File: run.sh
#!/bin/bash
# the make line also repeats each setting of config.mk as NAME=value (left out here)
make -C /OpenROAD-flow-scripts/flow DESIGN_CONFIG=/design/flow/config.mk WORK_HOME=/design/flow/orfs CLKGATE_MAP_FILE= finish
File: config.mk
export PLATFORM = sky130hd
export DESIGN_NAME = top_cmd_uart
export DESIGN_NICKNAME = top_cmd_uart
export VERILOG_FILES = /design/flow/design.v
export SDC_FILE = /design/flow/constraint.sdc
export NUM_CORES = 4
export LEC_CHECK = 0
export ABC_AREA = 1
export CAP_MARGIN = 30
export CELL_PAD_IN_SITES_DETAIL_PLACEMENT = 1
export CELL_PAD_IN_SITES_GLOBAL_PLACEMENT = 2
export CORE_ASPECT_RATIO = 0.65
export CORE_MARGIN = 9
export CORE_UTILIZATION = 33
export CTS_CLUSTER_DIAMETER = 341
export CTS_CLUSTER_SIZE = 22
export GPL_ROUTABILITY_DRIVEN = 1
export GPL_TIMING_DRIVEN = 1
export MAX_ROUTING_LAYER = met4
export MIN_ROUTING_LAYER = met2
export PLACE_DENSITY_LB_ADDON = 0.15
export SETUP_SLACK_MARGIN = 1.01
export SLEW_MARGIN = 25
export TNS_END_PERCENT = 5
File: constraint.sdc
create_clock -name core_clock -period 6.53 [get_ports {clk}]
set_input_delay 1.3060 -clock core_clock [delete_from_list [all_inputs] [get_ports {clk}]]
set_output_delay 1.3060 -clock core_clock [all_outputs]
set_load 0.01 [all_outputs]
File: design.v
`timescale 1ns / 1ps
module Rx (
    input  logic        clk_fpga,   
    input  logic        reset,      
    input  logic        RxD,       
    output logic [7:0]  RxData,
    output logic        data_valid      
);
    parameter int clk_freq    = 100_000_000;
    parameter int baud_rate   = 115200;
    parameter int div_sample  = 4;    
    parameter int div_counter = clk_freq / (baud_rate * div_sample);
    parameter int mid_sample  = div_sample / 2;
    parameter int div_bit     = 10;   
    typedef enum logic {IDLE=0, RECEIVING=1} state_t;
    state_t state, nextstate;
    logic [3:0]  bit_counter;         
    logic [1:0]  sample_counter;      
    logic [13:0] baudrate_counter;    
    logic [9:0]  rxshift_reg;         
    logic shift;
    logic clear_bitcounter, inc_bitcounter;
    logic clear_samplecounter, inc_samplecounter;
    assign RxData = rxshift_reg[8:1];    
    always_ff @(posedge clk_fpga or posedge reset) begin
        if (reset) begin
            state            <= IDLE;
            bit_counter      <= '0;
            sample_counter   <= '0;
            baudrate_counter <= '0;
            rxshift_reg      <= '0;
            data_valid       <= 1'b0;
        end else begin
            data_valid <= 1'b0;     
            baudrate_counter <= baudrate_counter + 1;
            if (baudrate_counter >= div_counter - 1) begin
                baudrate_counter <= 0;
                state <= nextstate;
                if (shift)
                    rxshift_reg <= {RxD, rxshift_reg[9:1]};
                if (clear_samplecounter)
                    sample_counter <= 0;
                else if (inc_samplecounter)
                    sample_counter <= sample_counter + 1;
                if (clear_bitcounter)
                    bit_counter <= 0;
                else if (inc_bitcounter)
                    bit_counter <= bit_counter + 1;
                if (state == RECEIVING &&
                    bit_counter == div_bit - 1 &&
                    sample_counter == div_sample - 1) begin
                    data_valid <= 1'b1;
                end
            end
        end
    end
    always_comb begin
        shift               = 1'b0;
        clear_samplecounter = 1'b0;
        inc_samplecounter   = 1'b0;
        clear_bitcounter    = 1'b0;
        inc_bitcounter      = 1'b0;
        nextstate           = state;
        case (state)
            IDLE: begin
                if (!RxD) begin
                    nextstate           = RECEIVING;
                    clear_bitcounter    = 1'b1;
                    clear_samplecounter = 1'b1;
                end
            end
            RECEIVING: begin
                nextstate = RECEIVING;
                if (sample_counter == mid_sample - 1)
                    shift = 1'b1;
                if (sample_counter == div_sample - 1) begin
                    inc_bitcounter     = 1'b1;
                    clear_samplecounter= 1'b1;
                    if (bit_counter == div_bit - 1)
                        nextstate = IDLE;
                end else begin
                    inc_samplecounter = 1'b1;
                end
            end
            default: nextstate = IDLE;
        endcase
    end
endmodule
module Tx #(
    parameter integer CLOCK_FREQ = 100_000_000,
    parameter integer BAUD_RATE  = 115200
) (
    input  logic        clk,
    input  logic        reset,
    input  logic        ready,       
    input  logic [7:0]  tx_data,
    output logic        TxD,
    output logic        tdre         
);
    localparam integer CYCLES_PER_BIT = (CLOCK_FREQ + BAUD_RATE - 1) / BAUD_RATE;  
    localparam integer BAUD_MAX       = (CYCLES_PER_BIT > 0) ? (CYCLES_PER_BIT - 1) : 0;
    localparam integer BAUD_CNT_WIDTH = $clog2(BAUD_MAX + 1);
    typedef enum logic [1:0] {
        S_MARK,    
        S_START,   
        S_DATA,    
        S_STOP     
    } state_t;
    state_t state, next_state;
    logic [7:0] txbuff;
    logic [2:0] bit_count;
    logic [BAUD_CNT_WIDTH-1:0] baud_count;
    logic ready_sync;
    always_ff @(posedge clk or posedge reset) begin
        if (reset)
            ready_sync <= 1'b0;
        else
            ready_sync <= ready;
    end
    always_ff @(posedge clk or posedge reset) begin
        if (reset)
            state <= S_MARK;
        else
            state <= next_state;
    end
    always_comb begin
        next_state = state;
        case (state)
            S_MARK: begin
                if (ready_sync && tdre)
                    next_state = S_START;
            end
            S_START: begin
                if (baud_count == BAUD_MAX)
                    next_state = S_DATA;
            end
            S_DATA: begin
                if ((baud_count == BAUD_MAX) && (bit_count == 3'd7))
                    next_state = S_STOP;
            end
            S_STOP: begin
                if (baud_count == BAUD_MAX)
                    next_state = S_MARK;
            end
            default: next_state = S_MARK;
        endcase
    end
    always_ff @(posedge clk or posedge reset) begin
        if (reset) begin
            TxD        <= 1'b1;
            tdre       <= 1'b1;
            baud_count <= '0;
            bit_count  <= '0;
            txbuff     <= '0;
        end else begin
            case (state)
                S_MARK: begin
                    TxD        <= 1'b1;
                    baud_count <= '0;
                    bit_count  <= '0;
                    if (ready_sync && tdre) begin
                        txbuff <= tx_data;   
                        tdre   <= 1'b0;      
                    end else begin
                        tdre   <= 1'b1;      
                    end
                end
                S_START: begin
                    TxD <= 1'b0;  
                    if (baud_count == BAUD_MAX) begin
                        baud_count <= '0;
                    end else begin
                        baud_count <= baud_count + 1;
                    end
                end
                S_DATA: begin
                    TxD <= txbuff[0];  
                    if (baud_count == BAUD_MAX) begin
                        baud_count <= '0;
                        txbuff    <= {1'b0, txbuff[7:1]};
                        bit_count <= bit_count + 1;
                    end else begin
                        baud_count <= baud_count + 1;
                    end
                end
                S_STOP: begin
                    TxD <= 1'b1;  
                    if (baud_count == BAUD_MAX) begin
                        baud_count <= '0;
                        tdre       <= 1'b1;  
                    end else begin
                        baud_count <= baud_count + 1;
                    end
                end
                default: begin
                    TxD        <= 1'b1;
                    tdre       <= 1'b1;
                    baud_count <= '0;
                    bit_count  <= '0;
                end
            endcase
        end
    end
endmodule
`timescale 1ns / 1ps
module command_parser (
    input  logic clk,
    input  logic reset,
    input  logic [7:0] rx_byte,
    input  logic       rx_valid,
    input  logic       cmd_ack,
    output logic       cmd_ready,
    output logic       seq_sel,    
    output logic [7:0] n_value
);
    typedef enum logic [2:0] {
        S_WAIT_LETTER,
        S_WAIT_COMMA,
        S_WAIT_NUM1,
        S_WAIT_LF,
        S_DONE
    } pstate_t;
    pstate_t state;
    logic [7:0] tens;
    logic       got_two_digits;
    assign cmd_ready = (state == S_DONE);
    always_ff @(posedge clk or posedge reset) begin
        if (reset) begin
            state          <= S_WAIT_LETTER;
            seq_sel        <= 1'b0;
            n_value        <= 8'd0;
            tens           <= 8'd0;
            got_two_digits <= 1'b0;
        end else begin
            if (cmd_ack && state == S_DONE) begin
                state <= S_WAIT_LETTER;
            end else if (rx_valid) begin
                unique case (state)
                    S_WAIT_LETTER: begin
                        if (rx_byte == "P") begin
                            seq_sel <= 1'b0;
                            state   <= S_WAIT_COMMA;
                        end else if (rx_byte == "M") begin
                            seq_sel <= 1'b1;
                            state   <= S_WAIT_COMMA;
                        end else begin
                            state <= S_WAIT_LETTER;  
                        end
                    end
                    S_WAIT_COMMA: begin
                        if (rx_byte == ",")
                            state <= S_WAIT_NUM1;
                        else
                            state <= S_WAIT_LETTER;  
                    end
                    S_WAIT_NUM1: begin
                        if (rx_byte >= "0" && rx_byte <= "9") begin
                            tens           <= rx_byte - "0";
                            got_two_digits <= 1'b0;
                            state          <= S_WAIT_LF;
                        end else begin
                            state <= S_WAIT_LETTER;
                        end
                    end
                    S_WAIT_LF: begin
                        if (rx_byte >= "0" && rx_byte <= "9") begin
                            n_value        <= (tens * 10) + (rx_byte - "0");
                            got_two_digits <= 1'b1;
                        end else if (rx_byte == "\n" || rx_byte == 8'h0D) begin
                            if (!got_two_digits)
                                n_value <= tens;
                            state <= S_DONE;
                        end
                    end
                    S_DONE: begin
                        state <= S_DONE;
                    end
                    default: state <= S_WAIT_LETTER;
                endcase
            end
        end
    end
endmodule
`timescale 1ns / 1ps
module padovan_unit (
    input  logic        clk,
    input  logic        reset,
    input  logic        start,
    input  logic [7:0]  n,
    output logic [31:0] result,
    output logic        done
);
    typedef enum logic [1:0] {IDLE, INIT, LOOP, FINISH} state_t;
    state_t state;
    logic [31:0] p0, p1, p2;
    logic [7:0]  i;
    always_ff @(posedge clk or posedge reset) begin
        if (reset) begin
            state  <= IDLE;
            result <= 32'd0;
            done   <= 1'b0;
        end else begin
            done <= 1'b0;
            case (state)
                IDLE: begin
                    if (start)
                        state <= INIT;
                end
                INIT: begin
                    p0 <= 32'd1;
                    p1 <= 32'd1;
                    p2 <= 32'd1;
                    i  <= 8'd3;
                    if (n == 0 || n == 1 || n == 2) begin
                        result <= 32'd1;
                        state  <= FINISH;
                    end else begin
                        state <= LOOP;
                    end
                end
                LOOP: begin
                    if (i <= n) begin
                        logic [31:0] new_p;
                        new_p = p0 + p1;
                        p0 <= p1;
                        p1 <= p2;
                        p2 <= new_p;
                        i  <= i + 1;
                        if (i == n) begin
                            result <= new_p;
                            state  <= FINISH;
                        end
                    end
                end
                FINISH: begin
                    done  <= 1'b1;
                    state <= IDLE;
                end
            endcase
        end
    end
endmodule
`timescale 1ns / 1ps
module moser_unit (
    input  logic        clk,
    input  logic        reset,
    input  logic        start,
    input  logic [7:0]  n,
    output logic [31:0] result,
    output logic        done
);
    typedef enum logic [1:0] {IDLE, RUN, FINISH} state_t;
    state_t state;
    logic [7:0]  n_work;
    logic [31:0] acc;
    logic [2:0]  pos;
    always_ff @(posedge clk or posedge reset) begin
        if (reset) begin
            state  <= IDLE;
            result <= 32'd0;
            done   <= 1'b0;
        end else begin
            done <= 1'b0;
            case (state)
                IDLE: begin
                    if (start) begin
                        if (n == 0) begin
                            result <= 32'd0;
                            state  <= FINISH;
                        end else begin
                            n_work <= n;
                            acc    <= 32'd0;
                            pos    <= 3'd0;
                            state  <= RUN;
                        end
                    end
                end
                RUN: begin
                    if (n_work != 0) begin
                        acc    <= acc | ({31'd0, n_work[0]} << {pos, 1'b0});
                        pos    <= pos + 3'd1;
                        n_work <= n_work >> 1;
                    end else begin
                        result <= acc;
                        state  <= FINISH;
                    end
                end
                FINISH: begin
                    done  <= 1'b1;
                    state <= IDLE;
                end
            endcase
        end
    end
endmodule
`timescale 1ns / 1ps
module top_cmd_uart #(
    parameter integer CLOCK_FREQ = 100_000_000,
    parameter integer BAUD_RATE  = 115200
)(
    input  logic       clk,
    input  logic       reset,
    input  logic       RxD,
    output logic       TxD,
    output logic [7:0] led
);
    logic [7:0] rx_byte;
    logic       rx_valid;
    Rx #(
        .clk_freq  (CLOCK_FREQ),
        .baud_rate (BAUD_RATE)
    ) u_rx (
        .clk_fpga   (clk),
        .reset      (reset),
        .RxD        (RxD),
        .RxData     (rx_byte),
        .data_valid (rx_valid)
    );
    logic [7:0] tx_data;
    logic       tx_start;
    logic       tx_free;
    Tx #(
        .CLOCK_FREQ (CLOCK_FREQ),
        .BAUD_RATE  (BAUD_RATE)
    ) u_tx (
        .clk    (clk),
        .reset  (reset),
        .ready  (tx_start),
        .tx_data(tx_data),
        .TxD    (TxD),
        .tdre   (tx_free)
    );
    logic       cmd_ready;
    logic       seq_sel;      
    logic [7:0] n_value;
    logic       cmd_ack;
    command_parser u_parser (
        .clk      (clk),
        .reset    (reset),
        .rx_byte  (rx_byte),
        .rx_valid (rx_valid),
        .cmd_ack  (cmd_ack),
        .cmd_ready(cmd_ready),
        .seq_sel  (seq_sel),
        .n_value  (n_value)
    );
    logic        pad_start, pad_done;
    logic [31:0] pad_res;
    padovan_unit u_pad (
        .clk    (clk),
        .reset  (reset),
        .start  (pad_start),
        .n      (n_value),
        .result (pad_res),
        .done   (pad_done)
    );
    logic        mos_start, mos_done;
    logic [31:0] mos_res;
    moser_unit u_mos (
        .clk    (clk),
        .reset  (reset),
        .start  (mos_start),
        .n      (n_value),
        .result (mos_res),
        .done   (mos_done)
    );
    typedef enum logic [2:0] {
        S_WAIT_CMD,
        S_START_CALC,
        S_WAIT_CALC,
        S_SEND_B0,
        S_SEND_B1,
        S_SEND_B2,
        S_SEND_B3
    } main_state_t;
    main_state_t state;
    logic [31:0] result_reg;
    logic        tx_wait;    
    assign cmd_ack = (state == S_START_CALC);
    assign pad_start = (state == S_START_CALC) && (cmd_ready) && (seq_sel == 1'b0);
    assign mos_start = (state == S_START_CALC) && (cmd_ready) && (seq_sel == 1'b1);
    assign led = rx_byte;
    always_ff @(posedge clk or posedge reset) begin
        if (reset) begin
            state    <= S_WAIT_CMD;
            tx_data  <= 8'd0;
            tx_start <= 1'b0;
            result_reg <= 32'd0;
            tx_wait  <= 1'b0;
        end else begin
            tx_start <= 1'b0;  
            if (tx_wait && !tx_free)
                tx_wait <= 1'b0;
            case (state)
                S_WAIT_CMD: begin
                    if (cmd_ready) begin
                        state <= S_START_CALC;
                    end
                end
                S_START_CALC: begin
                    state <= S_WAIT_CALC;
                end
                S_WAIT_CALC: begin
                    if (!seq_sel && pad_done) begin
                        result_reg <= pad_res;
                        state      <= S_SEND_B0;
                    end else if (seq_sel && mos_done) begin
                        result_reg <= mos_res;
                        state      <= S_SEND_B0;
                    end
                end
                S_SEND_B0: begin
                    if (tx_free && !tx_wait) begin
                        tx_data  <= result_reg[31:24];
                        tx_start <= 1'b1;
                        tx_wait  <= 1'b1;
                        state    <= S_SEND_B1;
                    end
                end
                S_SEND_B1: begin
                    if (tx_free && !tx_wait) begin
                        tx_data  <= result_reg[23:16];
                        tx_start <= 1'b1;
                        tx_wait  <= 1'b1;
                        state    <= S_SEND_B2;
                    end
                end
                S_SEND_B2: begin
                    if (tx_free && !tx_wait) begin
                        tx_data  <= result_reg[15:8];
                        tx_start <= 1'b1;
                        tx_wait  <= 1'b1;
                        state    <= S_SEND_B3;
                    end
                end
                S_SEND_B3: begin
                    if (tx_free && !tx_wait) begin
                        tx_data  <= result_reg[7:0];
                        tx_start <= 1'b1;
                        tx_wait  <= 1'b1;
                        state    <= S_WAIT_CMD;  
                    end
                end
                default: state <= S_WAIT_CMD;
            endcase
        end
    end
endmodule
==> out/metrics.csv, run 1 <==
stage,metric,value,unit
power,clk-power,0.00121,W
power,swShare,27.4,%
final_timing,rsz0062_at_grt,no,
power,seqPwrFrac,57.2,%
power,seq-power,0.00209,W
critical_path,cp_cell_sequence,"clkdlybuf4s50_1, nor2_1, o21a_4, buf_4",
grt,grt_usage,24.5,%
cts,htreeDepth,1,
die,fp-utilization,33.8,%
final_timing,fin_tns_setup,0,ns
synth,synth.mux.area_fraction,0.136,%
synth,ys_sh_adder,6.24,%
drt,drt_iter0_drc,1294,
synth,yosys_cells,1846,
cts,clkSlewWorstSetupHoldPaths,0.10,ns
drt,drt-total-wl,43.7,mm
final_timing,tightest_slew,0.946,ns
cts,clkLatencyLatePin,0.57,ns
power,p_per_area,217,nW/um^2
drt,route.detailed.drc,0,
cts,cts.repair.resized,0,
power,switchingPower,0.00100,W
synth,synthCells,1846,
synth,yosysWarnings,6,
synth,top_cells_by_count,"nand2_1, inv_1, dfrtp_1, nor2_1, edfxtp_1",
grt,grt_overflow,0,
power,vdd_drop_max,0.145,mV
grt,first_global_vias,19097,
synth,edf_count,123,
grt,grt_max_degree,62,
cts,cts-root-buf,clkbuf_16,
drt,wl_per_cell,17.7,um
power,p_int,0.00265,W
place,dpl_worst_slack,2.65,ns
synth,netlist_area,15600,um^2
place,place_hpwl,31.3,mm
worst_hold_path,whs_path_depth,0,
power,p_leak,8.33,nW
critical_path,path_depth,4,
cts,hold_buffers,0,
final_timing,min_period,3.32,ns
cts,post_cts_buffers,0,
final_timing,max_freq,301,MHz
cts,cts_tree,done,
worst_hold_path,hold_class,register to register,
final_timing,fin_skew,0.0421,ns
grt,grt_antenna_before_repair,0,
die,row_count,63,
synth,flop_cell,dfrtp_1,
status,status,no timing/DRC/antenna violations,
synth,synthSimpleGateAreaFrac,21.2,%
die,die_y,193,um
critical_path,reg2reg_from,u_pad.i[7]$_SDFFCE_PN0P_,
critical_path,critPathArrivalTime,3.50,ns
die,core,46100,um^2
cts,cts_buffers,17,
critical_path,critPathMaxFanout,60,
critical_path,cpMaxStageDelayCell,o21a_4,
synth,syn_avg_cell_area,8.45,um^2
synth,synth_cell_types,49,
power,combPwrFrac,9.7,%
cts,cts.sinks,303,
critical_path,reg2reg_depth,7,
cts,cts_buffer_depth,3,
final_timing,setup_viol,0,
critical_path,critPathLaunch,reset,
power,combinationalPower,0.000353,W
grt,grt_pass1_wl,69.8,mm
die,io_pins,12,
power,p_clk_share,33.2,%
critical_path,ff2ff_setup_slack,3.38,ns
drt,final_antenna_net_count,0,
final_layout,syn_to_final_growth,7.95,%
run,tool_warnings,34,
synth,synthDominantCellAreaShare,27.7,%
synth,top_area_cell,dfrtp_1,
drt,drt-pass1-iter-count,5,
synth,synth-async-reset-ratio,59.4,%
synth,most_common_cell,nand2_1,
final_timing,finalCritPeriodShare,50.9,%
power,power_leader,sequential cells,
synth,ys_sh_aoi,8.98,%
final_layout,nets,1922,
critical_path,critPathBufInv,2,
synth,yosysSeqAreaShare,52.6,%
final_timing,hold_violations,0,
final_timing,fin_ws,3.21,ns
final_layout,post-route-util,36.5,%
synth,logic_family,simple AND/OR/NAND/NOR gates,
drt,viasPerCell,6.59,
synth,area_leaders,"dfrtp_1, edfxtp_1, nand2_1",
run,drv_cap,0,
synth,ys_sh_xor,0.842,%
die,dieWidth,288,um
place,gp_congestion,0.884,
synth,ys_ff,303,
critical_path,cp-start-kind,input port,
critical_path,required,6.71,ns
critical_path,worstReg2RegEnd,u_pad.p1[24]$_SDFFCE_PN0P_,
synth,ys_area,15600,um^2
place,io_buffers,11,
critical_path,cp-endpoint,u_pad.p1[24]$_SDFFCE_PN0P_,
critical_path,end_kind,register,
final_timing,maxSlewViolCount,0,
die,dieArea,55600,um^2
drt,vias,16289,
worst_hold_path,min_from,tx_start$_DFF_PP0_,
critical_path,critPathKind,input port to register,
critical_path,slowest_delay,0.74,ns
worst_hold_path,whs_endpoint,u_tx.ready_sync$_DFF_PP0_,
final_timing,slew_headroom,36.9,%
critical_path,crit_family,buffers and inverters,
==> metrics by stage <==
stage	hold slack [ns]	total power [W]	std cells	instance area (um^2)
2_1_floorplan	0.331	0.00236	1851	15600
3_3_place_gp	0.335	0.00246	2439	16300
3_5_place_dp	0.339	0.00247	2439	16300
4_1_cts	0.361	0.00366	2469	16800
5_1_grt	0.381	0.00380	2471	16800
6_report	0.356	0.00365	2473	16800
==> final cells by class <==
type	count	area, um^2
diodes	2	5.00
clock inverters	2	16.3
clock buffers	28	467
inverters	348	1310
repair buffers	20	193
flip-flops and latches	303	8210
multi-input cells	1153	5880
well taps	617	772
fillers	5504	29300
==> per-layer routing <==
metal | wire (um) | GRT usage (%) | part of all wire [%] | vias up
met1 | 0 | - | 0 | 6048
met5 | 0 | - | 0 | -
met3 | 22500 | 40.7 | 51 | 100
met2 | 20400 | 22.6 | 47 | 4335
li1 | - | - | - | 5806
met4 | 902 | 2.37 | 2.1 | 0
==> run 2: changes to the inputs <==
ABC_AREA = 0   (was 1)
CAP_MARGIN = 5   (was 30)
CELL_PAD_IN_SITES_DETAIL_PLACEMENT = 0   (was 1)
CELL_PAD_IN_SITES_GLOBAL_PLACEMENT = not set   (was 2)
CORE_ASPECT_RATIO = not set   (was 0.65)
CORE_MARGIN = 2   (was 9)
CORE_UTILIZATION = 72   (was 33)
CTS_CLUSTER_DIAMETER = 359   (was 341)
CTS_CLUSTER_SIZE = not set   (was 22)
MAX_ROUTING_LAYER = met5   (was met4)
MIN_ROUTING_LAYER = not set   (was met2)
PLACE_DENSITY = 0.68   (was not set)
PLACE_DENSITY_LB_ADDON = not set   (was 0.15)
SLEW_MARGIN = 20   (was 25)
TNS_END_PERCENT = not set   (was 5)
clock period = 4.55 ns   (was 6.53 ns; I/O delays follow)
==> out/metrics.csv, run 2 <==
stage,metric,value,unit,change
final_timing,fin_tns_setup,0,ns,unchanged
run,tool_warnings,37,,+8.8%
power,vdd_drop_max,0.454,mV,+210%
final_timing,min_period,3.14,ns,
cts,post_cts_buffers,0,,unchanged
cts,cts_buffers,31,,+14
cts,cts.repair.resized,0,,unchanged
final_timing,maxSlewViolCount,0,,unchanged
power,seq-power,0.00302,W,+44%
power,power_leader,sequential cells,,
final_layout,area.combinational,6030,um^2,+2.6%
power,seqPwrFrac,50.8,%,-6.4 points
final_layout,finalNonFillerCells,1636,,-34%
synth,top_cells_by_count,"dfrtp_1, nor2_1, edfxtp_1, nand2_1, and2_1",,
power,switchingPower,0.00140,W,+40%
die,dieArea,21600,um^2,-61%
final_timing,setup_viol,0,,unchanged
final_timing,hold_violations,0,,unchanged
place,post-place-cells,1578,,-35%
final_timing,finalCritPeriodShare,69.0,%,+18 points
final_timing,slew_headroom,28.7,%,-8.2 points
cts,htreeDepth,1,,unchanged
synth,top_area_cell,dfrtp_1,,
power,p_leak,6.64,nW,-20%
critical_path,cp-endpoint,u_pad.p2[29]$_DFFE_PP_,,
power,p_per_area,372,nW/um^2,+72%
worst_hold_path,whs_path_depth,0,,unchanged
synth,synth_cell_types,63,,+29%
worst_hold_path,whs_endpoint,u_tx.ready_sync$_DFF_PP0_,,
critical_path,end_kind,register,,
final_timing,fin_skew,0.0216,ns,-0.0205 ns
final_layout,seq_area,8210,um^2,about the same
critical_path,critPathKind,register to register,,
critical_path,critPathArrivalTime,3.44,ns,-0.06 ns
drt,vias,10045,,-38%
cts,cts_buffer_depth,3,,unchanged
critical_path,critPathMaxFanout,5,,-92%
die,row_count,52,,-17%
critical_path,reg2reg_from,u_pad.p1[4]$_SDFFCE_PN0P_,,
final_timing,rsz0062_at_grt,no,,
die,fp-utilization,73.1,%,+39 points
final_timing,tightest_slew,1.07,ns,+0.120 ns
worst_hold_path,hold_class,register to register,,
synth,edf_count,123,,unchanged
synth,logic_family,simple AND/OR/NAND/NOR gates,,
critical_path,reg2reg_depth,8,,+1
place,place_hpwl,20.0,mm,-36%
synth,synthCells,1348,,-27%
synth,yosysWarnings,6,,unchanged
synth,synthSimpleGateAreaFrac,14.8,%,-6.4 points
synth,syn_avg_cell_area,10.9,um^2,+29%
critical_path,path_depth,8,,+4
grt,grt_usage,28.7,%,+4.2 points
final_layout,syn_to_final_growth,8.89,%,
critical_path,worstReg2RegEnd,u_pad.p2[29]$_DFFE_PP_,,
final_layout,fill_cells,1239,,-77%
cts,cts-root-buf,clkbuf_16,,
critical_path,critPathLaunch,u_pad.p1[4]$_SDFFCE_PN0P_,,
final_timing,whs,0.368,ns,+0.0119 ns
synth,synthDominantCellAreaShare,29.5,%,+1.7 points
drt,final_antenna_net_count,0,,unchanged
final_layout,nets,1420,,-26%
critical_path,cp_cell_sequence,"ha_1, a21oi_1, nand2_1, o21ai_0, a31oi_1, a211oi_1, xnor2_1, and2_1",,
worst_hold_path,min_from,tx_start$_DFF_PP0_,,
drt,drt-total-wl,29.9,mm,-32%
drt,drt-pass1-iter-count,7,,+2
synth,flop_cell,dfrtp_1,,
power,combinationalPower,0.000487,W,+38%
place,dpl_worst_slack,1.44,ns,-1.21 ns
synth,ys_ff,303,,unchanged
synth,most_common_cell,dfrtp_1,,
grt,grt_antenna_before_repair,0,,unchanged
critical_path,cp-start-kind,register,,
critical_path,ff2ff_setup_slack,1.41,ns,-1.97 ns
power,p_clk_share,41.0,%,+7.8 points
die,core,20100,um^2,-56%
status,status,no timing/DRC/antenna violations,,
synth,ys_sh_xor,3.58,%,+2.7 points
final_timing,fin_ws,1.41,ns,-1.80 ns
cts,cts.sinks,303,,unchanged
synth,yosys_cells,1348,,-27%
grt,first_global_vias,9951,,-48%
cts,clkLatencyLatePin,0.56,ns,about the same
cts,hold_buffers,0,,unchanged
drt,drt_iter0_drc,802,,-38%
critical_path,critPathBufInv,0,,-2
run,drv_cap,0,,unchanged
critical_path,slowest_delay,0.62,ns,-0.12 ns
drt,num_antenna_cells,0,,-2
power,swShare,23.6,%,-3.9 points
drt,wl_per_cell,18.3,um,+3.3%
die,dieWidth,147,um,-49%
synth,area_leaders,"dfrtp_1, edfxtp_1, ha_1",,
synth,ys_sh_aoi,13.2,%,+4.3 points
place,gp_congestion,0.930,,+5.2%
synth,netlist_area,14700,um^2,-5.9%
cts,cts_tree,done,,
grt,grt_pass1_wl,50.0,mm,-28%
synth,ys_sh_adder,6.63,%,+0.39 points
place,io_buffers,11,,unchanged
synth,synth.mux.area_fraction,2.30,%,+2.2 points
grt,grt_overflow,0,,unchanged
drt,viasPerCell,6.14,,-6.8%
die,die_y,147,um,-24%
synth,ys_area,14700,um^2,-5.9%
synth,synth-async-reset-ratio,59.4,%,unchanged
critical_path,required,4.85,ns,-1.86 ns
synth,yosysSeqAreaShare,55.9,%,+3.3 points
power,combPwrFrac,8.2,%,-1.5 points
grt,grt_max_degree,68,,+9.7%
critical_path,cpMaxStageDelayCell,o21ai_0,,
die,io_pins,12,,unchanged
power,p_int,0.00454,W,+72%
critical_path,crit_family,AND-OR/OR-AND gates,,
final_timing,max_freq,319,MHz,
cts,clkSlewWorstSetupHoldPaths,0.06,ns,-0.04 ns
drt,route.detailed.drc,0,,unchanged
power,clk-power,0.00244,W,+100%
==> run 2: layout make-up <==
type | count | area share (%)
sequential | 303 | 51.3
multi-input combinational | 920 | 37.7
clock buffer | 44 | 5.28
tap | 270 | 2.11
inverter | 64 | 1.52
timing repair buffer | 21 | 1.31
clock inverter | 14 | 0.806
==> run 2: stage by stage <==
step                power [W]  util, %  area [um^2]
finish                0.00595     79.6        16000
global route          0.00616     79.6        16000
CTS                   0.00597     79.5        16000
detailed placement    0.00355     74.7        15000
global placement      0.00353     74.6        15000
floorplan             0.00342        -        14700
==> run 2: metal layers <==
layer	up-vias	part of all wire (%)	track usage (%)	wire length [um]
met4	0	2.4	8.25	713
met5	-	0	0	0
li1	4753	-	-	-
met1	4954	45	40.6	13500
met2	281	48	47.0	14200
met3	57	4.8	4.25	1440
==> run 3: changes to the inputs <==
ABC_AREA = 1   (was 0)
CORE_MARGIN = 4   (was 2)
CORE_UTILIZATION = 64   (was 72)
CTS_CLUSTER_DIAMETER = not set   (was 359)
PLACE_DENSITY = 0.62   (was 0.68)
==> out/metrics.csv, run 3 <==
stage,metric,value,unit,change
critical_path,critPathLaunch,u_parser.tens[1]$_DFFE_PP0P_,,
grt,grt_pass1_wl,54.7,mm,+9.4%
power,combinationalPower,0.000471,W,-3%
synth,synthSimpleGateAreaFrac,21.2,%,+6.4 points
synth,synthDominantCellAreaShare,27.7,%,-1.7 points
place,post-place-cells,2139,,+36%
power,swShare,23.4,%,-0.20 points
synth,flop_cell,dfrtp_1,,
critical_path,crit_family,adder cells,,
power,clk-power,0.00251,W,+3%
critical_path,critPathMaxFanout,4,,-1
critical_path,critPathBufInv,0,,unchanged
drt,vias,11662,,+16%
synth,most_common_cell,nand2_1,,
drt,drt-total-wl,32.0,mm,+7.1%
cts,hold_buffers,0,,unchanged
grt,grtUsageMet3,3.81,%,-0.44 points
critical_path,critPathArrivalTime,3.33,ns,-0.11 ns
grt,busiest_layer,met2,,
worst_hold_path,min_from,tx_start$_DFF_PP0_,,
final_timing,max_freq,346,MHz,+8.7%
power,combPwrFrac,7.9,%,-0.3 points
synth,ys_sh_xor,0.842,%,-2.7 points
drt,drt-pass1-iter-count,6,,-1
cts,htreeDepth,1,,unchanged
grt,grt_usage,24.9,%,-3.8 points
drt,viasPerCell,5.31,,-14%
cts,cts_buffer_depth,3,,unchanged
power,p_clk_share,42.1,%,+1.1 points
die,fp-utilization,65.7,%,-7.4 points
final_layout,finalNonFillerCells,2197,,+34%
cts,cts.sinks,303,,unchanged
synth,yosysSeqAreaShare,52.6,%,-3.3 points
critical_path,cp_cell_sequence,"ha_1, ha_1, fa_1, ha_1, ha_1, nand2_1, o21ai_0, xnor2_1, nand2_1, o211ai_1, o21ai_0",,
cts,clkSlewWorstSetupHoldPaths,0.06,ns,about the same
synth,ys_sh_adder,6.24,%,-0.39 points
power,p_leak,8.59,nW,+29%
final_timing,slew_headroom,35.7,%,+7.0 points
grt,grt_overflow,0,,unchanged
synth,area_leaders,"dfrtp_1, edfxtp_1, nand2_1",,
place,io_buffers,11,,unchanged
synth,logic_family,simple AND/OR/NAND/NOR gates,,
run,drv_cap,0,,unchanged
die,io_pins,12,,unchanged
drt,drt_iter0_drc,892,,+11%
grt,grt_antenna_before_repair,0,,unchanged
die,core,23800,um^2,+18%
synth,synth-async-reset-ratio,59.4,%,unchanged
run,tool_warnings,38,,+2.7%
critical_path,critPathKind,register to register,,
final_timing,tightest_slew,0.963,ns,-0.103 ns
final_timing,setup_viol,0,,unchanged
drt,route.detailed.drc,0,,unchanged
final_timing,fin_skew,0.0226,ns,+0.000979 ns
cts,cts_buffers,31,,unchanged
final_layout,syn_to_final_growth,8.93,%,about the same
synth,top_cells_by_count,"nand2_1, inv_1, dfrtp_1, nor2_1, edfxtp_1",,
power,seqPwrFrac,50.0,%,-0.8 points
synth,synthCells,1846,,+37%
synth,ys_ff,303,,unchanged
worst_hold_path,whs_endpoint,u_tx.ready_sync$_DFF_PP0_,,
final_timing,whs,0.355,ns,-0.0134 ns
final_layout,nets,1932,,+36%
critical_path,worstReg2RegEnd,u_parser.n_value[6]$_DFFE_PP0P_,,
critical_path,required,4.99,ns,+0.14 ns
drt,num_antenna_cells,0,,unchanged
grt,met1_usage,36.0,%,-4.6 points
drt,wl_per_cell,14.6,um,-20%
grt,first_global_vias,11212,,+13%
power,power_leader,sequential cells,,
synth,synth_cell_types,49,,-22%
critical_path,cp-endpoint,u_parser.n_value[6]$_DFFE_PP0P_,,
die,row_count,56,,+7.7%
synth,ys_sh_aoi,8.98,%,-4.3 points
synth,yosys_cells,1846,,+37%
critical_path,ff2ff_setup_slack,1.66,ns,+0.25 ns
power,p_per_area,351,nW/um^2,-5.6%
critical_path,end_kind,register,,
final_timing,maxSlewViolCount,0,,unchanged
power,seq-power,0.00298,W,-1%
cts,clkLatencyLatePin,0.57,ns,about the same
critical_path,path_depth,11,,+3
critical_path,cp-start-kind,register,,
critical_path,reg2reg_depth,11,,+3
final_timing,min_period,2.89,ns,-0.252 ns
synth,synth.mux.area_fraction,0.136,%,-2.2 points
cts,cts.repair.resized,0,,unchanged
synth,yosysWarnings,6,,unchanged
worst_hold_path,hold_class,register to register,,
critical_path,slowest_delay,0.44,ns,-0.18 ns
final_timing,fin_tns_setup,0,ns,unchanged
synth,top_area_cell,dfrtp_1,,
critical_path,cp_common_cell,ha_1,,
status,status,no timing/DRC/antenna violations,,
critical_path,reg2reg_from,u_parser.tens[1]$_DFFE_PP0P_,,
cts,cts_tree,done,,
final_timing,hold_violations,0,,unchanged
place,gp_congestion,0.897,,-3.5%
worst_hold_path,whs_path_depth,0,,unchanged
final_timing,rsz0062_at_grt,no,,
power,vdd_drop_max,0.308,mV,-32%
cts,post_cts_buffers,0,,unchanged
die,dieWidth,164,um,+12%
grt,gr-usage-met2,40.1,%,-6.9 points
die,dieArea,26900,um^2,+25%
critical_path,cpMaxStageDelayCell,dfrtp_1,,
synth,netlist_area,15600,um^2,+6.2%
power,switchingPower,0.00139,W,-0.49%
synth,ys_area,15600,um^2,+6.2%
drt,final_antenna_net_count,0,,unchanged
synth,edf_count,123,,unchanged
place,place_hpwl,22.4,mm,+12%
grt,grt_max_degree,126,,+85%
final_timing,finalCritPeriodShare,63.5,%,-5.5 points
synth,syn_avg_cell_area,8.45,um^2,-22%
cts,cts-root-buf,clkbuf_16,,
die,die_y,164,um,+12%
final_layout,post-route-util,71.6,%,-8.0 points
power,p_int,0.00457,W,+0.62%
[run 3: through the flow]
step	cell area [um^2]	setup WS (ns)	total power, W
after global placement	16000	1.61	0.00349
after global routing	17000	1.47	0.00625
after floorplan	15600	1.34	0.00338
after CTS	17000	1.67	0.00602
after detailed placement	16000	1.61	0.00350
final	17000	1.66	0.00597
[run 3: final cells by class]
type,instances,area (um^2)
flip-flops and latches,303,8210
inverters,348,1310
repair buffers,16,185
fillers,1866,6750
clock inverters,3,55.1
multi-input cells,1153,5880
clock buffers,55,966
well taps,319,399
[run 3: routing by layer]
layer / part of all wire, % / vias to the layer above
met5: 0 / -
met4: 1.8 / 0
met3: 5.3 / 50
met1: 46 / 5456
li1: - / 5891
met2: 47 / 265
==> run 4: changes to the inputs <==
ABC_AREA = not set   (was 1)
CAP_MARGIN = 20   (was 5)
CELL_PAD_IN_SITES_DETAIL_PLACEMENT = not set   (was 0)
CORE_MARGIN = 2   (was 4)
CORE_UTILIZATION = 68   (was 64)
CTS_CLUSTER_SIZE = 72   (was not set)
GPL_ROUTABILITY_DRIVEN = not set   (was 1)
GPL_TIMING_DRIVEN = not set   (was 1)
MAX_ROUTING_LAYER = not set   (was met5)
PLACE_DENSITY = 0.67   (was 0.62)
SETUP_SLACK_MARGIN = not set   (was 1.01)
clock period = 5.67 ns   (was 4.55 ns; I/O delays follow)
==> out/metrics.csv, run 4 <==
stage,metric,value,unit,change
die,fp-utilization,69.7,%,+4.0 points
critical_path,ff2ff_setup_slack,2.66,ns,+1.00 ns
final_layout,post-route-util,75.8,%,+4.2 points
cts,clkLatencyLatePin,0.56,ns,about the same
final_timing,tightest_slew,0.953,ns,-0.0102 ns
cts,cts_tree,done,,
final_timing,finalCritPeriodShare,53.0,%,-10 points
final_timing,min_period,3.01,ns,+0.119 ns
synth,syn_avg_cell_area,10.9,um^2,+29%
power,p_leak,6.63,nW,-23%
synth,top_cells_by_count,"dfrtp_1, nor2_1, edfxtp_1, nand2_1, and2_1",,
critical_path,reg2reg_from,u_pad.p1[0]$_SDFFCE_PN1P_,,
power,clk-power,0.00193,W,-23%
final_layout,nets,1418,,-27%
critical_path,worstReg2RegEnd,u_pad.p2[26]$_DFFE_PP_,,
critical_path,path_depth,10,,-1
worst_hold_path,whs_endpoint,u_tx.ready_sync$_DFF_PP0_,,
critical_path,required,5.97,ns,+0.98 ns
cts,hold_buffers,0,,unchanged
worst_hold_path,hold_class,register to register,,
cts,clkSlewWorstSetupHoldPaths,0.06,ns,about the same
drt,viasPerCell,6.07,,+14%
synth,top_area_cell,dfrtp_1,,
synth,most_common_cell,dfrtp_1,,
final_timing,slew_headroom,35.6,%,-0.15 points
grt,grt_pass1_wl,48.0,mm,-12%
synth,synthCells,1348,,-27%
synth,synth.mux.area_fraction,2.30,%,+2.2 points
critical_path,crit_family,AND-OR/OR-AND gates,,
grt,grt_max_degree,105,,-17%
place,gp_congestion,0.916,,+2.1%
synth,logic_family,simple AND/OR/NAND/NOR gates,,
power,power_leader,sequential cells,,
final_timing,max_freq,333,MHz,-4.0%
drt,num_antenna_cells,0,,unchanged
critical_path,slowest_delay,0.54,ns,+0.10 ns
power,swShare,23.3,%,-0.098 points
power,vdd_drop_max,0.321,mV,+4.1%
power,switchingPower,0.00110,W,-21%
final_timing,hold_violations,0,,unchanged
synth,synth-async-reset-ratio,59.4,%,unchanged
synth,yosysWarnings,6,,unchanged
synth,ys_ff,303,,unchanged
synth,yosysSeqAreaShare,55.9,%,+3.3 points
worst_hold_path,min_from,tx_start$_DFF_PP0_,,
worst_hold_path,whs_path_depth,0,,unchanged
critical_path,cp-endpoint,u_pad.p2[26]$_DFFE_PP_,,
critical_path,critPathLaunch,u_pad.p1[0]$_SDFFCE_PN1P_,,
synth,synthDominantCellAreaShare,29.5,%,+1.7 points
synth,flop_cell,dfrtp_1,,
cts,htreeDepth,1,,unchanged
drt,drt_iter0_drc,821,,-8.0%
final_layout,fill_cells,1406,,-25%
synth,ys_area,14700,um^2,-5.9%
critical_path,critPathKind,register to register,,
power,combinationalPower,0.000386,W,-18%
grt,grt_antenna_before_repair,0,,unchanged
die,dieArea,22800,um^2,-15%
cts,cts.sinks,303,,unchanged
critical_path,critPathArrivalTime,3.30,ns,-0.03 ns
synth,area_leaders,"dfrtp_1, edfxtp_1, ha_1",,
drt,drt-total-wl,29.3,mm,-8.4%
final_timing,rsz0062_at_grt,no,,
cts,cts_buffers,31,,unchanged
synth,ys_sh_xor,3.58,%,+2.7 points
drt,final_antenna_net_count,0,,unchanged
grt,grt_overflow,0,,unchanged
critical_path,critPathMaxFanout,6,,+2
synth,netlist_area,14700,um^2,-5.9%
synth,ys_sh_adder,6.63,%,+0.39 points
critical_path,cp_cell_sequence,"ha_1, inv_1, fa_1, nor2b_1, o31a_1, o31ai_2, a21oi_1, a31oi_1, xnor2_1, and2_1",,
critical_path,cpMaxStageDelayCell,o31ai_2,,
final_timing,fin_tns_setup,0,ns,unchanged
final_timing,fin_skew,0.0169,ns,-0.00569 ns
die,core,21100,um^2,-11%
cts,post_cts_buffers,0,,unchanged
critical_path,reg2reg_depth,10,,-1
final_layout,syn_to_final_growth,8.76,%,
run,drv_cap,0,,unchanged
power,combPwrFrac,8.1,%,+0.2 points
place,io_buffers,11,,unchanged
power,seq-power,0.00242,W,-19%
die,io_pins,12,,unchanged
final_timing,whs,0.350,ns,-0.00519 ns
status,status,no timing/DRC/antenna violations,,
synth,ys_sh_aoi,13.2,%,+4.3 points
cts,cts-root-buf,clkbuf_16,,
drt,drt-pass1-iter-count,5,,-1
final_timing,maxSlewViolCount,0,,unchanged
final_timing,setup_viol,0,,unchanged
final_layout,area.combinational,6030,um^2,+2.6%
power,p_clk_share,40.8,%,-1.3 points
power,seqPwrFrac,51.1,%,+1.1 points
die,row_count,53,,-5.4%
final_layout,seq_area,8210,um^2,about the same
critical_path,end_kind,register,,
power,p_per_area,297,nW/um^2,-15%
drt,wl_per_cell,17.9,um,+23%
die,dieWidth,151,um,-8.0%
synth,yosys_cells,1348,,-27%
power,p_int,0.00364,W,-20%
grt,grt_usage,26.4,%,+1.5 points
critical_path,cp-start-kind,register,,
synth,synthSimpleGateAreaFrac,14.8,%,-6.4 points
cts,cts_buffer_depth,3,,unchanged
synth,synth_cell_types,63,,+29%
run,tool_warnings,38,,unchanged
cts,cts.repair.resized,0,,unchanged
die,die_y,151,um,-8.0%
grt,first_global_vias,9607,,-14%
critical_path,critPathBufInv,1,,+1
place,place_hpwl,19.6,mm,-12%
drt,vias,9947,,-15%
drt,route.detailed.drc,0,,unchanged
synth,edf_count,123,,unchanged
## run 4: metal layers
metal  up-vias  part of all wire [%]  track usage (%)  wire length, um
met5         -                     0                0                0
met4         0                   2.2             7.43              646
met3        55                   4.3             3.77             1250
met2       255                    48             43.1            14100
met1      4884                    45             37.6            13300
li1       4753                     -                -                -
## run 4: through the flow
stage	total power, W	instance area (um^2)	setup WS [ns]	cells
2_1_floorplan	0.00275	14700	0.999	1353
3_3_place_gp	0.00283	15000	2.59	1581
3_5_place_dp	0.00285	15000	2.57	1581
4_1_cts	0.00477	16000	2.60	1639
5_1_grt	0.00491	16000	2.38	1639
6_report	0.00474	16000	2.66	1639
## run 4: final cells by class
type                            instances  area share (%)
Inverter                               64            1.53
Clock inverter                         11           0.532
Tap cell                              275            2.15
Timing Repair Buffer                   19            1.14
Multi-Input combinational cell        920            37.7
Clock buffer                           47            5.54
Sequential cell                       303            51.4
==> run 5: changes to the inputs <==
ABC_AREA = 1   (was not set)
CAP_MARGIN = 25   (was 20)
CORE_UTILIZATION = 71   (was 68)
CTS_CLUSTER_SIZE = not set   (was 72)
GPL_TIMING_DRIVEN = 1   (was not set)
HOLD_SLACK_MARGIN = -0.0   (was not set)
PLACE_DENSITY = not set   (was 0.67)
PLACE_DENSITY_LB_ADDON = 0.02   (was not set)
SETUP_SLACK_MARGIN = 0.2   (was not set)
SLEW_MARGIN = 30   (was 20)
TNS_END_PERCENT = 15   (was not set)
clock period = 3.43 ns   (was 5.67 ns; I/O delays follow)
==> out/metrics.csv, run 5 <==
stage,metric,value,unit,change
place,gp_congestion,0.951,,+3.8%
power,vdd_drop_max,0.489,mV,+52%
power,p_int,0.00592,W,+63%
die,die_y,152,um,+0.84%
power,combinationalPower,0.000634,W,+64%
critical_path,cp-endpoint,u_parser.n_value[6]$_DFFE_PP0P_,,
final_layout,syn_to_final_growth,8.35,%,
critical_path,worstReg2RegEnd,u_parser.n_value[6]$_DFFE_PP0P_,,
critical_path,critPathKind,register to register,,
cts,cts-root-buf,clkbuf_16,,
final_timing,tightest_slew,0.847,ns,-0.106 ns
synth,most_common_cell,nand2_1,,
cts,clkSlewWorstSetupHoldPaths,0.06,ns,about the same
power,swShare,24.2,%,+0.89 points
synth,flop_cell,dfrtp_1,,
grt,grt_overflow,0,,unchanged
drt,num_antenna_cells,0,,unchanged
critical_path,slowest_delay,0.44,ns,-0.10 ns
final_timing,max_freq,351,MHz,+5.5%
power,p_leak,8.58,nW,+29%
synth,synth_cell_types,49,,-22%
critical_path,ff2ff_setup_slack,0.58,ns,-2.08 ns
synth,ys_sh_xor,0.842,%,-2.7 points
power,combPwrFrac,8.1,%,about the same
drt,route.detailed.drc,0,,unchanged
drt,drt-pass1-iter-count,5,,unchanged
synth,top_cells_by_count,"nand2_1, inv_1, dfrtp_1, nor2_1, edfxtp_1",,
critical_path,cp_common_cell,ha_1,,
grt,grt_antenna_before_repair,0,,unchanged
worst_hold_path,whs_path_depth,0,,unchanged
final_timing,whs,0.349,ns,-0.000346 ns
grt,grt_max_degree,105,,unchanged
die,dieArea,23200,um^2,+1.7%
run,drv_cap,0,,unchanged
cts,cts_buffer_depth,3,,unchanged
critical_path,critPathBufInv,0,,-1
synth,ys_sh_adder,6.24,%,-0.39 points
final_timing,min_period,2.85,ns,-0.158 ns
cts,htreeDepth,1,,unchanged
final_layout,fill_cells,1517,,+7.9%
power,clk-power,0.00321,W,+66%
critical_path,reg2reg_depth,11,,+1
synth,synth.mux.area_fraction,0.136,%,-2.2 points
power,switchingPower,0.00188,W,+71%
critical_path,reg2reg_from,u_parser.tens[1]$_DFFE_PP0P_,,
synth,yosysSeqAreaShare,52.6,%,-3.3 points
final_timing,setup_viol,0,,unchanged
synth,yosys_cells,1846,,+37%
die,core,21700,um^2,+2.8%
worst_hold_path,whs_endpoint,u_tx.ready_sync$_DFF_PP0_,,
place,dpl_cell_area,15900,um^2,+6.4%
critical_path,critPathArrivalTime,3.29,ns,about the same
final_timing,fin_ws,0.582,ns,-2.08 ns
place,place_hpwl,22.9,mm,+17%
synth,ys_sh_aoi,8.98,%,-4.3 points
critical_path,end_kind,register,,
die,row_count,54,,+1.9%
die,fp-utilization,72.0,%,+2.3 points
drt,wl_per_cell,15.1,um,-15%
synth,synthDominantCellAreaShare,27.7,%,-1.7 points
synth,synthSimpleGateAreaFrac,21.2,%,+6.4 points
place,dpl_worst_slack,0.607,ns,-1.97 ns
final_timing,slew_headroom,43.2,%,+7.6 points
synth,netlist_area,15600,um^2,+6.2%
power,power_leader,sequential cells,,
synth,edf_count,123,,unchanged
final_timing,hold_violations,0,,unchanged
die,dieWidth,152,um,+0.84%
grt,first_global_vias,11518,,+20%
cts,post_cts_buffers,0,,unchanged
synth,logic_family,simple AND/OR/NAND/NOR gates,,
critical_path,path_depth,11,,+1
grt,grt_pass1_wl,54.7,mm,+14%
critical_path,cpMaxStageDelayCell,fa_1,,
synth,yosysWarnings,6,,unchanged
worst_hold_path,hold_class,register to register,,
drt,final_antenna_net_count,0,,unchanged
synth,syn_avg_cell_area,8.45,um^2,-22%
drt,vias,11942,,+20%
drt,drt_iter0_drc,1098,,+34%
cts,clkLatencyLatePin,0.57,ns,about the same
cts,cts_tree,done,,
synth,ys_area,15600,um^2,+6.2%
synth,ys_ff,303,,unchanged
synth,synthCells,1846,,+37%
critical_path,crit_family,adder cells,,
final_layout,stdcell_area,16900,um^2,+5.8%
synth,synth-async-reset-ratio,59.4,%,unchanged
status,status,no timing/DRC/antenna violations,,
cts,cts_buffers,31,,unchanged
power,seqPwrFrac,50.8,%,-0.3 points
final_timing,rsz0062_at_grt,no,,
power,p_clk_share,41.1,%,+0.3 points
cts,hold_buffers,0,,unchanged
critical_path,critPathLaunch,u_parser.tens[1]$_DFFE_PP0P_,,
grt,grt_usage,28.4,%,+2.0 points
power,seq-power,0.00396,W,+64%
critical_path,cp-start-kind,register,,
final_timing,fin_skew,0.0184,ns,+0.00145 ns
critical_path,critPathMaxFanout,4,,-2
worst_hold_path,min_from,tx_start$_DFF_PP0_,,
synth,area_leaders,"dfrtp_1, edfxtp_1, nand2_1",,
place,io_buffers,11,,unchanged
drt,viasPerCell,5.52,,-9.0%
final_layout,nets,1936,,+37%
final_timing,finalCritPeriodShare,83.0,%,+30 points
run,tool_warnings,37,,-2.6%
final_timing,fin_tns_setup,0,ns,unchanged
power,p_per_area,461,nW/um^2,+56%
die,io_pins,12,,unchanged
synth,top_area_cell,dfrtp_1,,
drt,drt-total-wl,32.7,mm,+12%
critical_path,required,3.87,ns,-2.10 ns
final_timing,maxSlewViolCount,0,,unchanged
critical_path,cp_cell_sequence,"ha_1, ha_1, fa_1, ha_1, ha_1, a21oi_1, o21ai_0, xnor2_1, nand2_1, o211ai_1, o21ai_0",,
cts,cts.repair.resized,0,,unchanged
cts,cts.sinks,303,,unchanged
-- run 5: routing by layer --
layer	part of all wire, %	up-vias	GRT usage, %
met5	0	-	0
met4	2.4	0	8.14
met3	5.2	69	3.47
met2	48	356	47.3
met1	44	5628	39.9
li1	-	5889	-
-- run 5: through the flow --
stage | cells | utilization, % | power [W]
floorplan | 1851 | - | 0.00449
global placement | 2104 | 73.5 | 0.00463
detailed placement | 2104 | 73.5 | 0.00465
CTS | 2162 | 78.0 | 0.00784
global route | 2162 | 78.0 | 0.00808
finish | 2162 | 78.0 | 0.00780
-- run 5: layout make-up --
type / count / area, um^2 / share of cell area, %
Tap cell: 280 / 350 / 2.07
Inverter: 348 / 1310 / 7.75
Timing Repair Buffer: 20 / 203 / 1.20
Clock inverter: 18 / 155 / 0.917
Clock buffer: 40 / 810 / 4.79
Multi-Input combinational cell: 1153 / 5880 / 34.7
Sequential cell: 303 / 8210 / 48.5
==> run 6: changes to the inputs <==
CAP_MARGIN = 5   (was 25)
CELL_PAD_IN_SITES_DETAIL_PLACEMENT = 1   (was not set)
CELL_PAD_IN_SITES_GLOBAL_PLACEMENT = 1   (was not set)
CORE_ASPECT_RATIO = 0.65   (was not set)
CORE_MARGIN = 9   (was 2)
CORE_UTILIZATION = 33   (was 71)
CTS_CLUSTER_SIZE = 22   (was not set)
GPL_ROUTABILITY_DRIVEN = 1   (was not set)
GPL_TIMING_DRIVEN = 0   (was 1)
HOLD_SLACK_MARGIN = not set   (was -0.0)
MAX_ROUTING_LAYER = met5   (was not set)
MIN_ROUTING_LAYER = met2   (was not set)
PLACE_DENSITY_LB_ADDON = 0.15   (was 0.02)
SETUP_SLACK_MARGIN = 1.01   (was 0.2)
SLEW_MARGIN = 20   (was 30)
TNS_END_PERCENT = not set   (was 15)
clock period = 4.55 ns   (was 3.43 ns; I/O delays follow)
==> out/metrics.csv, run 6 <==
stage,metric,value,unit,change
final_layout,nets,1987,,+2.6%
power,combinationalPower,0.000567,W,-11%
power,p_int,0.00461,W,-22%
critical_path,critPathLaunch,u_parser.tens[1]$_DFFE_PP0P_,,
final_layout,post-route-util,38.5,%,-39 points
synth,area_leaders,"dfrtp_1, edfxtp_1, nand2_1",,
power,p_per_area,352,nW/um^2,-24%
run,tool_warnings,34,,-8.1%
cts,cts.sinks,303,,unchanged
critical_path,required,4.97,ns,+1.10 ns
die,dieWidth,288,um,+89%
power,vdd_drop_max,0.169,mV,-65%
run,drv_cap,0,,unchanged
final_layout,syn_to_final_growth,13.7,%,
final_timing,fin_skew,0.0188,ns,+0.000427 ns
final_timing,tightest_slew,0.883,ns,+0.0354 ns
power,seq-power,0.00299,W,-24%
grt,grt_usage,23.5,%,-4.8 points
synth,synthSimpleGateAreaFrac,21.2,%,unchanged
power,p_clk_share,43.1,%,+2.0 points
synth,yosys_cells,1846,,unchanged
power,power_leader,sequential cells,,
place,post-place-cells,2489,,+18%
die,die_y,193,um,+27%
critical_path,cpMaxStageDelayCell,dfrtp_1,,
cts,cts_buffers,34,,+9.7%
drt,final_antenna_net_count,0,,unchanged
cts,hold_buffers,0,,unchanged
critical_path,crit_family,adder cells,,
drt,drt-total-wl,44.0,mm,+34%
place,io_buffers,11,,unchanged
cts,cts_tree,done,,
critical_path,critPathArrivalTime,3.41,ns,+0.12 ns
status,status,no timing/DRC/antenna violations,,
drt,wl_per_cell,17.2,um,+14%
final_timing,setup_viol,0,,unchanged
final_timing,finalCritPeriodShare,65.8,%,-17 points
final_timing,maxSlewViolCount,0,,unchanged
synth,flop_cell,dfrtp_1,,
critical_path,path_depth,11,,unchanged
drt,vias,16733,,+40%
synth,yosysSeqAreaShare,52.6,%,unchanged
synth,synth-async-reset-ratio,59.4,%,unchanged
place,gp_congestion,0.883,,-7.1%
final_layout,finalNonFillerCells,2550,,+18%
critical_path,reg2reg_from,u_parser.tens[1]$_DFFE_PP0P_,,
worst_hold_path,whs_endpoint,u_tx.ready_sync$_DFF_PP0_,,
synth,synth.mux.area_fraction,0.136,%,unchanged
power,swShare,26.3,%,+2.2 points
drt,num_antenna_cells,0,,unchanged
die,dieArea,55600,um^2,+140%
synth,synthDominantCellAreaShare,27.7,%,unchanged
grt,grt_max_degree,45,,-57%
cts,cts-root-buf,clkbuf_16,,
synth,top_area_cell,dfrtp_1,,
drt,route.detailed.drc,0,,unchanged
critical_path,end_kind,register,,
critical_path,cp_cell_sequence,"ha_1, ha_1, fa_1, ha_1, ha_1, a21oi_1, o21ai_0, xnor2_1, nand2_1, o211ai_1, o21ai_0",,
worst_hold_path,hold_class,register to register,,
critical_path,ff2ff_setup_slack,1.55,ns,+0.97 ns
grt,grt_pass1_wl,70.7,mm,+29%
critical_path,worstReg2RegEnd,u_parser.n_value[6]$_DFFE_PP0P_,,
critical_path,cp-endpoint,u_parser.n_value[6]$_DFFE_PP0P_,,
drt,drt-pass1-iter-count,6,,+1
grt,grt_antenna_before_repair,0,,unchanged
drt,drt_iter0_drc,1514,,+38%
grt,first_global_vias,20006,,+74%
synth,synthCells,1846,,unchanged
final_timing,min_period,3.00,ns,+0.147 ns
cts,htreeDepth,2,,+1
cts,cts_buffer_depth,3,,unchanged
synth,ys_area,15600,um^2,unchanged
cts,clkSlewWorstSetupHoldPaths,0.06,ns,about the same
final_timing,max_freq,334,MHz,-4.9%
die,fp-utilization,33.8,%,-38 points
grt,grt_overflow,0,,unchanged
cts,post_cts_buffers,0,,unchanged
critical_path,critPathKind,register to register,,
critical_path,reg2reg_depth,11,,unchanged
place,place_hpwl,32.7,mm,+43%
power,switchingPower,0.00164,W,-13%
critical_path,critPathMaxFanout,4,,unchanged
critical_path,slowest_delay,0.46,ns,+0.02 ns
critical_path,cp-start-kind,register,,
synth,netlist_area,15600,um^2,unchanged
final_timing,rsz0062_at_grt,no,,
synth,yosysWarnings,6,,unchanged
synth,ys_sh_xor,0.842,%,unchanged
power,seqPwrFrac,47.8,%,-3.0 points
power,combPwrFrac,9.1,%,+1.0 points
drt,viasPerCell,6.56,,+19%
die,io_pins,12,,unchanged
final_timing,hold_violations,0,,unchanged
power,clk-power,0.00270,W,-16%
critical_path,critPathBufInv,0,,unchanged
die,core,46100,um^2,+110%
synth,syn_avg_cell_area,8.45,um^2,unchanged
synth,logic_family,simple AND/OR/NAND/NOR gates,,
synth,top_cells_by_count,"nand2_1, inv_1, dfrtp_1, nor2_1, edfxtp_1",,
die,row_count,63,,+17%
synth,most_common_cell,nand2_1,,
cts,cts.repair.resized,0,,unchanged
synth,synth_cell_types,49,,unchanged
synth,ys_sh_aoi,8.98,%,unchanged
power,p_leak,8.80,nW,+2.7%
final_timing,fin_tns_setup,0,ns,unchanged
worst_hold_path,min_from,tx_start$_DFF_PP0_,,
synth,ys_sh_adder,6.24,%,unchanged
final_timing,slew_headroom,41.2,%,-2.0 points
critical_path,cp_common_cell,ha_1,,
synth,edf_count,123,,unchanged
worst_hold_path,whs_path_depth,0,,unchanged
synth,ys_ff,303,,unchanged
cts,clkLatencyLatePin,0.55,ns,-0.02 ns
-- run 6: layout make-up --
type / count / area [um^2]
fill: 5448 / 28400
sequential: 303 / 8210
multi-input combinational: 1153 / 5880
inverter: 348 / 1310
clock buffer: 49 / 917
tap: 617 / 772
timing repair buffer: 21 / 304
buffer: 47 / 250
clock inverter: 12 / 109
-- run 6: metal layers --
layer / share of wire, % / routed length [um] / track usage, % / vias up
met2: 47 / 20500 / 22.4 / 4374
met1: 0 / 0 / - / 6196
met3: 49 / 21600 / 39.5 / 201
met5: 1.3 / 554 / 9.63 / -
li1: - / - / - / 5948
met4: 3.2 / 1400 / 3.29 / 14
-- run 6: metrics by stage --
step | area, um^2 | power (W) | hold WS (ns) | setup slack (ns)
after floorplan | 15600 | 0.00338 | 0.331 | 1.34
after global placement | 16500 | 0.00357 | 0.337 | -0.481
after detailed placement | 16700 | 0.00360 | 0.347 | 1.59
after CTS | 17700 | 0.00629 | 0.367 | 1.56
after global routing | 17700 | 0.00653 | 0.394 | 1.36
final | 17700 | 0.00625 | 0.366 | 1.55
==> run 7: changes to the inputs <==
ABC_AREA = not set   (was 1)
CAP_MARGIN = 40   (was 5)
CELL_PAD_IN_SITES_DETAIL_PLACEMENT = 2   (was 1)
CELL_PAD_IN_SITES_GLOBAL_PLACEMENT = 0   (was 1)
CORE_ASPECT_RATIO = 1.26   (was 0.65)
CORE_MARGIN = 5   (was 9)
CORE_UTILIZATION = 50   (was 33)
CTS_CLUSTER_SIZE = 54   (was 22)
GPL_ROUTABILITY_DRIVEN = 0   (was 1)
GPL_TIMING_DRIVEN = not set   (was 0)
MAX_ROUTING_LAYER = not set   (was met5)
MIN_ROUTING_LAYER = not set   (was met2)
PLACE_DENSITY_LB_ADDON = 0.22   (was 0.15)
SETUP_SLACK_MARGIN = 0.92   (was 1.01)
clock period = 6.32 ns   (was 4.55 ns; I/O delays follow)
==> out/metrics.csv, run 7 <==
stage,metric,value,unit,change
final_timing,maxSlewViolCount,0,,unchanged
final_layout,syn_to_final_growth,10.8,%,
synth,ys_sh_aoi,13.2,%,+4.3 points
critical_path,critPathLaunch,u_pad.p0[7]$_SDFFCE_PN0P_,,
final_timing,fin_tns_setup,0,ns,unchanged
die,fp-utilization,50.7,%,+17 points
power,swShare,28.6,%,+2.3 points
final_timing,hold_violations,0,,unchanged
final_timing,tightest_slew,1.09,ns,+0.211 ns
final_layout,stdcell_area,16300,um^2,-8.3%
drt,drt-pass1-iter-count,7,,+1
final_timing,min_period,3.90,ns,+0.905 ns
synth,top_area_cell,dfrtp_1,,
synth,synth-async-reset-ratio,59.4,%,unchanged
synth,syn_avg_cell_area,10.9,um^2,+29%
drt,wl_per_cell,38.1,um,+120%
synth,synthDominantCellAreaShare,29.5,%,+1.7 points
synth,flop_cell,dfrtp_1,,
power,switchingPower,0.00133,W,-19%
drt,drt-total-wl,67.7,mm,+54%
critical_path,cp-start-kind,register,,
critical_path,critPathBufInv,0,,unchanged
grt,first_global_vias,13416,,-33%
cts,cts_buffers,34,,unchanged
synth,netlist_area,14700,um^2,-5.9%
worst_hold_path,whs_path_depth,0,,unchanged
synth,synthCells,1348,,-27%
critical_path,critPathArrivalTime,4.19,ns,+0.78 ns
critical_path,reg2reg_from,u_pad.p0[7]$_SDFFCE_PN0P_,,
worst_hold_path,hold_class,register to register,,
power,vdd_drop_max,0.294,mV,+74%
synth,logic_family,simple AND/OR/NAND/NOR gates,,
cts,post_cts_buffers,0,,unchanged
cts,cts-root-buf,clkbuf_16,,
place,io_buffers,11,,unchanged
synth,synth_cell_types,63,,+29%
synth,yosysSeqAreaShare,55.9,%,+3.3 points
critical_path,critPathMaxFanout,5,,+1
synth,area_leaders,"dfrtp_1, edfxtp_1, ha_1",,
cts,clkLatencyLatePin,0.56,ns,about the same
drt,drt_iter0_drc,1467,,-3.1%
drt,route.detailed.drc,0,,unchanged
critical_path,reg2reg_depth,8,,-3
synth,yosysWarnings,6,,unchanged
power,seq-power,0.00221,W,-26%
die,dieArea,32900,um^2,-41%
final_timing,setup_viol,0,,unchanged
final_layout,fill_cells,2747,,-50%
critical_path,crit_family,AND-OR/OR-AND gates,,
power,p_leak,6.70,nW,-24%
place,place_hpwl,33.9,mm,+3.5%
cts,cts.sinks,303,,unchanged
synth,ys_ff,303,,unchanged
critical_path,critPathKind,register to register,,
final_timing,max_freq,256,MHz,-23%
final_timing,fin_skew,0.0390,ns,+0.0202 ns
cts,htreeDepth,2,,unchanged
place,dpl_cell_area,15200,um^2,-9.1%
grt,grt_overflow,0,,unchanged
cts,cts_buffer_depth,3,,unchanged
worst_hold_path,whs_endpoint,u_tx.ready_sync$_DFF_PP0_,,
critical_path,required,6.61,ns,+1.64 ns
power,combinationalPower,0.000453,W,-20%
grt,grt_max_degree,181,,+300%
synth,ys_sh_adder,6.63,%,+0.39 points
power,power_leader,sequential cells,,
drt,vias,12456,,-26%
drt,viasPerCell,7.02,,+6.9%
die,dieWidth,163,um,-43%
die,die_y,202,um,+4.7%
worst_hold_path,min_from,tx_start$_DFF_PP0_,,
final_layout,nets,1431,,-28%
power,combPwrFrac,9.7,%,+0.6 points
critical_path,cp_cell_sequence,"ha_1, nand3_1, nor3_1, o21ai_0, a2111oi_0, o21ai_0, xor2_1, nor2_1",,
grt,grt_pass1_wl,90.0,mm,+27%
power,seqPwrFrac,47.5,%,-0.3 points
synth,edf_count,123,,unchanged
drt,final_antenna_net_count,0,,unchanged
grt,grt_usage,36.5,%,+13 points
run,drv_cap,0,,unchanged
critical_path,ff2ff_setup_slack,2.42,ns,+0.86 ns
cts,cts_tree,done,,
cts,cts.repair.resized,0,,unchanged
run,tool_warnings,40,,+18%
synth,ys_sh_xor,3.58,%,+2.7 points
power,p_clk_share,42.8,%,-0.3 points
power,p_per_area,286,nW/um^2,-19%
synth,most_common_cell,dfrtp_1,,
critical_path,cp_common_cell,o21ai_0,,
status,status,no timing/DRC/antenna violations,,
power,p_int,0.00332,W,-28%
critical_path,slowest_delay,1.02,ns,+0.56 ns
critical_path,path_depth,8,,-3
grt,grt_antenna_before_repair,1,,+1
final_timing,rsz0062_at_grt,no,,
critical_path,end_kind,register,,
critical_path,cpMaxStageDelayCell,a2111oi_0,,
cts,hold_buffers,0,,unchanged
final_timing,slew_headroom,27.1,%,-14 points
cts,clkSlewWorstSetupHoldPaths,0.08,ns,+0.02 ns
die,io_pins,12,,unchanged
synth,ys_area,14700,um^2,-5.9%
power,clk-power,0.00199,W,-26%
synth,synthSimpleGateAreaFrac,14.8,%,-6.4 points
synth,synth.mux.area_fraction,2.30,%,+2.2 points
critical_path,cp-endpoint,u_pad.p2[27]$_DFFE_PP_,,
die,row_count,70,,+11%
synth,top_cells_by_count,"dfrtp_1, nor2_1, edfxtp_1, nand2_1, and2_1",,
critical_path,worstReg2RegEnd,u_pad.p2[27]$_DFFE_PP_,,
final_timing,finalCritPeriodShare,61.7,%,-4.1 points
die,core,29000,um^2,-37%
synth,yosys_cells,1348,,-27%
[run 7: per-layer routing]
metal	wire, um	vias to the layer above	GRT usage, %	part of all wire, %
li1	-	4776	-	-
met1	22900	6349	40.3	34
met2	32900	921	64.5	49
met3	4850	410	6.40	7.2
met4	7040	0	23.2	10
met5	0	-	0	0
[run 7: cell type report]
cell class / instances / area (um^2) / area share [%]
sequential: 303 / 8210 / 50.4
antenna: 2 / 5.00 / 0.0307
tap: 396 / 495 / 3.04
inverter: 64 / 244 / 1.50
multi-input combinational: 920 / 6000 / 36.9
clock buffer: 52 / 960 / 5.90
clock inverter: 9 / 50.0 / 0.307
timing repair buffer: 29 / 312 / 1.91
[run 7: per-stage QoR]
| stage | instances | power [W] | hold WS (ns) | setup WS [ns] | util (%) |
|---|---|---|---|---|---|
| 2_1_floorplan | 1353 | 0.00246 | 0.331 | 1.52 | - |
| 3_3_place_gp | 1703 | 0.00255 | 0.335 | 3.23 | 52.3 |
| 3_5_place_dp | 1708 | 0.00262 | 0.350 | 3.18 | 52.4 |
| 4_1_cts | 1769 | 0.00458 | 0.417 | 2.76 | 55.9 |
| 5_1_grt | 1773 | 0.00476 | 0.410 | 2.54 | 56.1 |
| 6_report | 1775 | 0.00465 | 0.416 | 2.42 | 56.2 |
Power is estimated from default activity; no workload was simulated.
